==> inputs of job 7982 <==
==> flow/design.v <==
`timescale 1ns / 1ps
module FIFO(clk, rst, wr_en, rd_en, buf_in, buf_out, buf_empty, buf_full, fifo_counter);
input clk, rst, wr_en, rd_en;
input [7:0] buf_in;
output [7:0] buf_out;
output buf_empty, buf_full;
output [6:0] fifo_counter;
reg [7:0] buf_out;
reg buf_empty, buf_full;
reg [6:0] fifo_counter;
reg [5:0] rd_ptr, wr_ptr;
reg [7:0] buf_mem[63:0];
always@ (fifo_counter) begin
    buf_empty = (fifo_counter == 0);  
    buf_full = (fifo_counter == 64);  
end
always @(posedge clk or posedge rst) begin
    if( rst )  
        fifo_counter <= 0;
    else if((!buf_full && wr_en) && (!buf_empty && rd_en))  
        fifo_counter <= fifo_counter;
    else if (!buf_full && wr_en)  
        fifo_counter <= fifo_counter + 1;
    else if (!buf_empty && rd_en)  
        fifo_counter <= fifo_counter - 1;
    else  
        fifo_counter <= fifo_counter;
end
always @(posedge clk or posedge rst) begin
    if (rst)  
        buf_out <= 0;
    else begin
        if (rd_en && !buf_empty)
            buf_out <= buf_mem[rd_ptr];
        else  
            buf_out <= buf_out;
    end
end
always @(posedge clk) begin
    if (!buf_full && wr_en)
        buf_mem[wr_ptr] <= buf_in;
    else
        buf_mem[wr_ptr] <= buf_mem[wr_ptr];
end
always @(posedge clk or posedge rst) begin
    if(rst) begin
        wr_ptr <= 0;
        rd_ptr <= 0;
    end
    else begin
        if (!buf_full && wr_en)  
            wr_ptr <= wr_ptr + 1;
        else  
            wr_ptr <= wr_ptr;
        if (!buf_empty && rd_en)  
            rd_ptr <= rd_ptr + 1;
        else  
            rd_ptr <= rd_ptr;               
    end
end
endmodule
==> flow/run.sh <==
#!/bin/bash
# the make line also repeats each setting of config.mk as NAME=value (left out here)
make -C /OpenROAD-flow-scripts/flow DESIGN_CONFIG=/design/flow/config.mk WORK_HOME=/design/flow/orfs CLKGATE_MAP_FILE= finish
==> flow/config.mk <==
export PLATFORM = sky130hd
export DESIGN_NAME = FIFO
export DESIGN_NICKNAME = FIFO
export VERILOG_FILES = /design/flow/design.v
export SDC_FILE = /design/flow/constraint.sdc
export NUM_CORES = 4
export LEC_CHECK = 0
export CAP_MARGIN = 5
export CORE_MARGIN = 2
export CORE_UTILIZATION = 69
export CTS_CLUSTER_DIAMETER = 29
export CTS_CLUSTER_SIZE = 54
export SETUP_SLACK_MARGIN = 1.12
export SLEW_MARGIN = 20
export TNS_END_PERCENT = 5
==> flow/constraint.sdc <==
create_clock -name core_clock -period 4.1 [get_ports {clk}]
set_input_delay 0.8200 -clock core_clock [delete_from_list [all_inputs] [get_ports {clk}]]
set_output_delay 0.8200 -clock core_clock [all_outputs]
set_load 0.01 [all_outputs]
==> inputs of job 8335, as changes to job 7982 <==
CAP_MARGIN = 20   (was 5)
CORE_UTILIZATION = 72   (was 69)
CTS_CLUSTER_DIAMETER = unset   (was 29)
CTS_CLUSTER_SIZE = 15   (was 54)
PLACE_DENSITY_LB_ADDON = 0.05   (was unset)
SETUP_SLACK_MARGIN = 0.59   (was 1.12)
TNS_END_PERCENT = unset   (was 5)
==> flow/constraint.sdc (replaced) <==
create_clock -name core_clock -period 2.06 [get_ports {clk}]
set_input_delay 0.4120 -clock core_clock [delete_from_list [all_inputs] [get_ports {clk}]]
set_output_delay 0.4120 -clock core_clock [all_outputs]
set_load 0.01 [all_outputs]
==> inputs of job 4789, as changes to job 7982 <==
CAP_MARGIN = 20   (was 5)
CORE_UTILIZATION = 40   (was 69)
CTS_CLUSTER_DIAMETER = unset   (was 29)
CTS_CLUSTER_SIZE = unset   (was 54)
SETUP_SLACK_MARGIN = unset   (was 1.12)
TNS_END_PERCENT = unset   (was 5)
==> flow/constraint.sdc (replaced) <==
create_clock -name core_clock -period 3.12 [get_ports {clk}]
set_input_delay 0.6240 -clock core_clock [delete_from_list [all_inputs] [get_ports {clk}]]
set_output_delay 0.6240 -clock core_clock [all_outputs]
set_load 0.01 [all_outputs]
==> notes <==
Job 4789 went through all stages and came out clean. Job 7982 passed the timing, DRC and antenna checks. Job 8335 finished with negative setup slack left.
In area after synthesis, job 7982 and job 4789 do not differ.
Via count: job 8335 > job 7982 > job 4789.
Against job 8335, the cell area of job 4789 is smaller by about 3.4%.
Setup slack, highest first: job 7982, job 4789, job 8335.

* * *

==> run a: inputs <==
Starts from the design.v that is shown in full above.
==> flow/config.mk <==
export PLATFORM = sky130hd
export DESIGN_NAME = FIFO
export DESIGN_NICKNAME = FIFO
export VERILOG_FILES = /design/flow/design.v
export SDC_FILE = /design/flow/constraint.sdc
export NUM_CORES = 4
export LEC_CHECK = 0
export ABC_AREA = 1
export CAP_MARGIN = 20
export CELL_PAD_IN_SITES_GLOBAL_PLACEMENT = 0
export CORE_ASPECT_RATIO = 0.98
export CORE_MARGIN = 2
export CORE_UTILIZATION = 72
export CTS_CLUSTER_DIAMETER = 349
export CTS_CLUSTER_SIZE = 14
export GPL_TIMING_DRIVEN = 1
export MAX_ROUTING_LAYER = met4
export PLACE_DENSITY = 0.38
export SETUP_SLACK_MARGIN = -0.09
export SLEW_MARGIN = 25
export TNS_END_PERCENT = 60
==> flow/constraint.sdc <==
create_clock -name core_clock -period 2.07 [get_ports {clk}]
set_input_delay 0.4140 -clock core_clock [delete_from_list [all_inputs] [get_ports {clk}]]
set_output_delay 0.4140 -clock core_clock [all_outputs]
set_load 0.01 [all_outputs]
run.sh (not shown) runs the stock make flow with config.mk's settings and CLKGATE_MAP_FILE=.
==> run b: changes against run a <==
--- a/flow/config.mk
+++ b/flow/config.mk
@@ -5,7 +5,6 @@
 export SDC_FILE = /design/flow/constraint.sdc
 export NUM_CORES = 4
 export LEC_CHECK = 0
-export ABC_AREA = 1
 export CAP_MARGIN = 20
 export CELL_PAD_IN_SITES_GLOBAL_PLACEMENT = 0
 export CORE_ASPECT_RATIO = 0.98
@@ -15,7 +14,7 @@
 export CTS_CLUSTER_SIZE = 14
 export GPL_TIMING_DRIVEN = 1
 export MAX_ROUTING_LAYER = met4
-export PLACE_DENSITY = 0.38
-export SETUP_SLACK_MARGIN = -0.09
+export PLACE_DENSITY_LB_ADDON = 0.02
+export SETUP_SLACK_MARGIN = 0.87
 export SLEW_MARGIN = 25
 export TNS_END_PERCENT = 60
==> flow/constraint.sdc (replaced) <==
create_clock -name core_clock -period 3.06 [get_ports {clk}]
set_input_delay 0.6120 -clock core_clock [delete_from_list [all_inputs] [get_ports {clk}]]
set_output_delay 0.6120 -clock core_clock [all_outputs]
set_load 0.01 [all_outputs]
==> comparison <==
- Between run b and run a, the lower via count is in run b (gap 29%, measured against run a).
- In run a the total power is higher than in run b, by 63%.
- Sequential cell count is the same in run b and run a.
- In run b the utilization is higher than in run a, by 0.77 points.
- In run b the critical path depth is lower than in run a, by 7.
- Of run b and run a, run a has the higher sequential power (gap 30%, measured against run a).
- Of run b and run a, run b has the higher sequential share of layout area (gap 3.7 points).
- In run a the wire length is higher than in run b, by 18%.
- Run a completed and failed the layout checks on setup timing. Run b finished with timing, DRC and antenna clean.
- Between run b and run a, the lower final cell count is in run b (gap about 40%, measured against run a).
- Synthesized cell count: run b is smaller than run a (about 50%).
==> figures <==
item	run b	run a
Int Pwr	14400 uW	21300 uW
Routed metal-1 wire length	18600 um	22100 um
Buffer and inverter count on the worst path	1	3
Post-synthesis chip area from yosys	21400 sq um	23000 sq um
Fraction of met3 tracks used by global routing	5.51%	6.49%
Layout overhead on the synthesized area	16.4%	14.9%
Floorplan row count	62	64
Yosys adder share	0.562%	0.523%
Core area	29200 sq um	31300 sq um
Synthesized instance count	1111	2134
Seq power	8980 uW	12900 uW
Multi-input logic cell count	501	1300
Pre-CTS setup slack	71.3 ps	-372 ps
Result of the run	finished clean	failed layout checks
Violated checks	-	setup timing
Number of inserted filler cells in the final layout	1203	1660
Multi-input gate share of the layout cell area	22.4%	22.1%
Setup-violating endpoint count in the final report	0	490
Number of signal-net buffers in the layout	144	202
Average size of a mapped cell	19.2 sq um	10.8 sq um
Post-detailed-placement cell area	22600 sq um	24700 sq um
NetSw	6820 uW	13300 uW

* * *

==> job 4730: inputs <==
RTL: the design.v shown in full above, as it stands there.
==> flow/config.mk <==
export PLATFORM = sky130hd
export DESIGN_NAME = FIFO
export DESIGN_NICKNAME = FIFO
export VERILOG_FILES = /design/flow/design.v
export SDC_FILE = /design/flow/constraint.sdc
export NUM_CORES = 4
export LEC_CHECK = 0
export ABC_AREA = 1
export CAP_MARGIN = 20
export CORE_ASPECT_RATIO = 1.42
export CORE_MARGIN = 2
export CORE_UTILIZATION = 72
export CTS_CLUSTER_DIAMETER = 168
export CTS_CLUSTER_SIZE = 10
export PLACE_DENSITY_LB_ADDON = 0.06
export SLEW_MARGIN = 20
==> flow/constraint.sdc <==
create_clock -name core_clock -period 2.06 [get_ports {clk}]
set_input_delay 0.4120 -clock core_clock [delete_from_list [all_inputs] [get_ports {clk}]]
set_output_delay 0.4120 -clock core_clock [all_outputs]
set_load 0.01 [all_outputs]
==> job 7733 (differences from job 4730) <==
ABC_AREA = 0   (was 1)
CORE_ASPECT_RATIO = unset   (was 1.42)
CTS_CLUSTER_DIAMETER = 363   (was 168)
CTS_CLUSTER_SIZE = 13   (was 10)
SETUP_SLACK_MARGIN = 0.61   (was unset)
==> flow/constraint.sdc (replaced) <==
create_clock -name core_clock -period 2.08 [get_ports {clk}]
set_input_delay 0.4160 -clock core_clock [delete_from_list [all_inputs] [get_ports {clk}]]
set_output_delay 0.4160 -clock core_clock [all_outputs]
set_load 0.01 [all_outputs]
==> job 5568 (differences from job 4730) <==
CORE_ASPECT_RATIO = unset   (was 1.42)
CORE_UTILIZATION = 16   (was 72)
CTS_CLUSTER_DIAMETER = unset   (was 168)
CTS_CLUSTER_SIZE = unset   (was 10)
PLACE_DENSITY_LB_ADDON = unset   (was 0.06)
==> flow/constraint.sdc (replaced) <==
create_clock -name core_clock -period 2.05 [get_ports {clk}]
set_input_delay 0.4100 -clock core_clock [delete_from_list [all_inputs] [get_ports {clk}]]
set_output_delay 0.4100 -clock core_clock [all_outputs]
set_load 0.01 [all_outputs]
==> comparison table <==
item                                                                                 job 7733                    job 4730                    job 5568
Run status                                                         complete, but fails checks  complete, but fails checks  complete, but fails checks
Reasons for failing layout checks                                                setup timing                setup timing                setup timing
Critical Path Max Stage Delay                                                         0.54 ns                     0.51 ns                     0.42 ns
Placeable core region                                                               29400 µm²                   31700 µm²                  143000 µm²
Count of inverters not on the clock network in the layout                                  11                         189                         191
Number of antenna violations at the first check in global routing                           0                           0                           1
Tap cell count                                                                            390                         400                        1903
Total combinational power                                                             11.1 mW                     16.0 mW                     17.1 mW
Yosys cell types                                                                           55                          30                          30
Die outline area                                                                    31100 µm²                   33400 µm²                  147000 µm²
Layout non-clock buf frac                                                               8.00%                       9.38%                       9.76%
Hold_buf cts                                                                                1                           0                           0
Total buffers and inverters traversed by the critical path                                  1                           5                           5
Terminus of the critical flop-to-flop path                                    fifo_counter[5]                  buf_out[7]             fifo_counter[6]
Overall fraction of global-route tracks in use                                          35.0%                       37.0%                       8.23%
Fa+ha+maj area frac                                                                    0.562%                      0.523%                      0.523%
Area of the multi-input gates                                                        5180 µm²                    5970 µm²                    6340 µm²
Filler Cell Count                                                                        1202                        1425                       15300
Clock buffer count from CTS                                                                47                          59                          53
Fraction of the mapped netlist area in simple logic gates                               3.33%                       21.3%                       21.3%
Seq group                                                                             13.0 mW                     13.0 mW                     13.1 mW
Number of global-route vias before repair                                               12300                       16400                       15500
Crit path to                                                                  fifo_counter[5]                  buf_out[7]             fifo_counter[6]
Wire length on met2                                                                  26200 µm                    32400 µm                    31200 µm
Met1 Usage GRT                                                                          46.3%                       46.0%                       10.8%
Late-Pin Clk Latency                                                                  0.56 ns                     0.61 ns                     0.63 ns
Cell Rows                                                                                  63                          78                         139

* * *

==> 06-12 <==
RTL: the design.v shown in full above, as it stands there.
clock: 3.06 ns
lec_check: 0
cap_margin: 20
cell_pad_in_sites_global_placement: 0
core_aspect_ratio: 0.98
core_margin: 2
core_utilization: 71
cts_cluster_diameter: 349
gpl_timing_driven: 1
max_routing_layer: met4
place_density_lb_addon: 0.02
setup_slack_margin: 0.52
slew_margin: 25
tns_end_percent: 60
==> 02-04: changes against 06-12 <==
- ABC_AREA: not set -> 1
- CELL_PAD_IN_SITES_GLOBAL_PLACEMENT: 0 -> not set
- CORE_ASPECT_RATIO: 0.98 -> 1.42
- CORE_UTILIZATION: 71 -> 72
- CTS_CLUSTER_DIAMETER: 349 -> 171
- CTS_CLUSTER_SIZE: not set -> 10
- GPL_TIMING_DRIVEN: 1 -> not set
- MAX_ROUTING_LAYER: met4 -> not set
- PLACE_DENSITY_LB_ADDON: 0.02 -> not set
- SETUP_SLACK_MARGIN: 0.52 -> not set
- SLEW_MARGIN: 25 -> 20
- TNS_END_PERCENT: 60 -> not set
==> flow/constraint.sdc (replaced) <==
create_clock -name core_clock -period 2.06 [get_ports {clk}]
set_input_delay 0.4120 -clock core_clock [delete_from_list [all_inputs] [get_ports {clk}]]
set_output_delay 0.4120 -clock core_clock [all_outputs]
set_load 0.01 [all_outputs]
==> 08-28: changes against 06-12 <==
- CELL_PAD_IN_SITES_GLOBAL_PLACEMENT: 0 -> not set
- CORE_ASPECT_RATIO: 0.98 -> not set
- CORE_UTILIZATION: 71 -> 41
- CTS_CLUSTER_DIAMETER: 349 -> not set
- GPL_TIMING_DRIVEN: 1 -> not set
- MAX_ROUTING_LAYER: met4 -> not set
- PLACE_DENSITY_LB_ADDON: 0.02 -> not set
- SETUP_SLACK_MARGIN: 0.52 -> not set
- SLEW_MARGIN: 25 -> 20
- TNS_END_PERCENT: 60 -> not set
==> flow/constraint.sdc (replaced) <==
create_clock -name core_clock -period 3.71 [get_ports {clk}]
set_input_delay 0.7420 -clock core_clock [delete_from_list [all_inputs] [get_ports {clk}]]
set_output_delay 0.7420 -clock core_clock [all_outputs]
set_load 0.01 [all_outputs]
==> 09-19: changes against 06-12 <==
- ABC_AREA: not set -> 1
- CELL_PAD_IN_SITES_GLOBAL_PLACEMENT: 0 -> not set
- CORE_ASPECT_RATIO: 0.98 -> not set
- CORE_UTILIZATION: 71 -> 72
- CTS_CLUSTER_DIAMETER: 349 -> 30
- GPL_TIMING_DRIVEN: 1 -> not set
- MAX_ROUTING_LAYER: met4 -> not set
- PLACE_DENSITY_LB_ADDON: 0.02 -> 0.06
- SETUP_SLACK_MARGIN: 0.52 -> 0.58
- SLEW_MARGIN: 25 -> 20
- TNS_END_PERCENT: 60 -> not set
==> flow/constraint.sdc (replaced) <==
create_clock -name core_clock -period 2.08 [get_ports {clk}]
set_input_delay 0.4160 -clock core_clock [delete_from_list [all_inputs] [get_ports {clk}]]
set_output_delay 0.4160 -clock core_clock [all_outputs]
set_load 0.01 [all_outputs]
==> notes <==
02-04 finished but fails on negative setup slack. 08-28 completed without violations. 06-12 went through all stages and came out clean. 09-19 failed in global routing (5_1_grt) (GRT-0232).
The lowest clock skew belongs to 02-04, the highest to 08-28.
Wire length: 02-04 > 06-12 > 08-28.
Via count: 08-28 < 06-12 < 02-04.
Against 08-28, the sequential share of layout area of 02-04 is lower by 5.8 points.
In 06-12 the non-clock buffer count is higher than in 08-28, by 7.
Against 06-12, the synthesized cell count of 09-19 is higher by about 90%.
Count of clock-buffer cells in the layout: 06-12 < 08-28 < 02-04.
==> figures <==
metric                                                          09-19             08-28             06-12                     02-04
Result of the run                              stopped before the end    finished clean    finished clean  finished with violations
Failing step                                 global routing (5_1_grt)                 -                 -                         -
Layout check failures                                               -                 -                 -      negative setup slack
# Cells Yosys                                                   2,134             1,111             1,111                     2,134
Latency at later pin                                                -           0.62 ns           0.56 ns                   0.60 ns
Post-Syn Area per Cell                                      10.8 um^2         19.2 um^2         19.2 um^2                 10.8 um^2
Registers                                                           -               539               539                       539
Critical path class                                                 -           reg2out           reg2reg                   reg2reg
Ratio of total power to cell area                                   -       720 nW/um^2       883 nW/um^2              1380 nW/um^2
Crit. Startpoint                                                    -   fifo_counter[5]   fifo_counter[1]           fifo_counter[0]
Delay of the slowest cell on the worst path                         -           0.64 ns           0.57 ns                   0.42 ns
Largest cell class by area                                          -  sequential cells  sequential cells          sequential cells
Non-CTS inverters                                                   -                11                11                       190
Setup slack after placement                                 -0.315 ns          0.589 ns          0.130 ns                 -0.302 ns
Skew final                                                          -         0.0340 ns         0.0205 ns                 0.0152 ns
Post-Synth Simple-Gate Area                                     0.213            0.0333            0.0333                     0.213
Flop share of the area                                              -             0.647             0.652                     0.589
Critical Path RT                                                    -           2.97 ns           3.50 ns                   2.60 ns
No activity file was given, so power comes from the tool's default toggle rates.
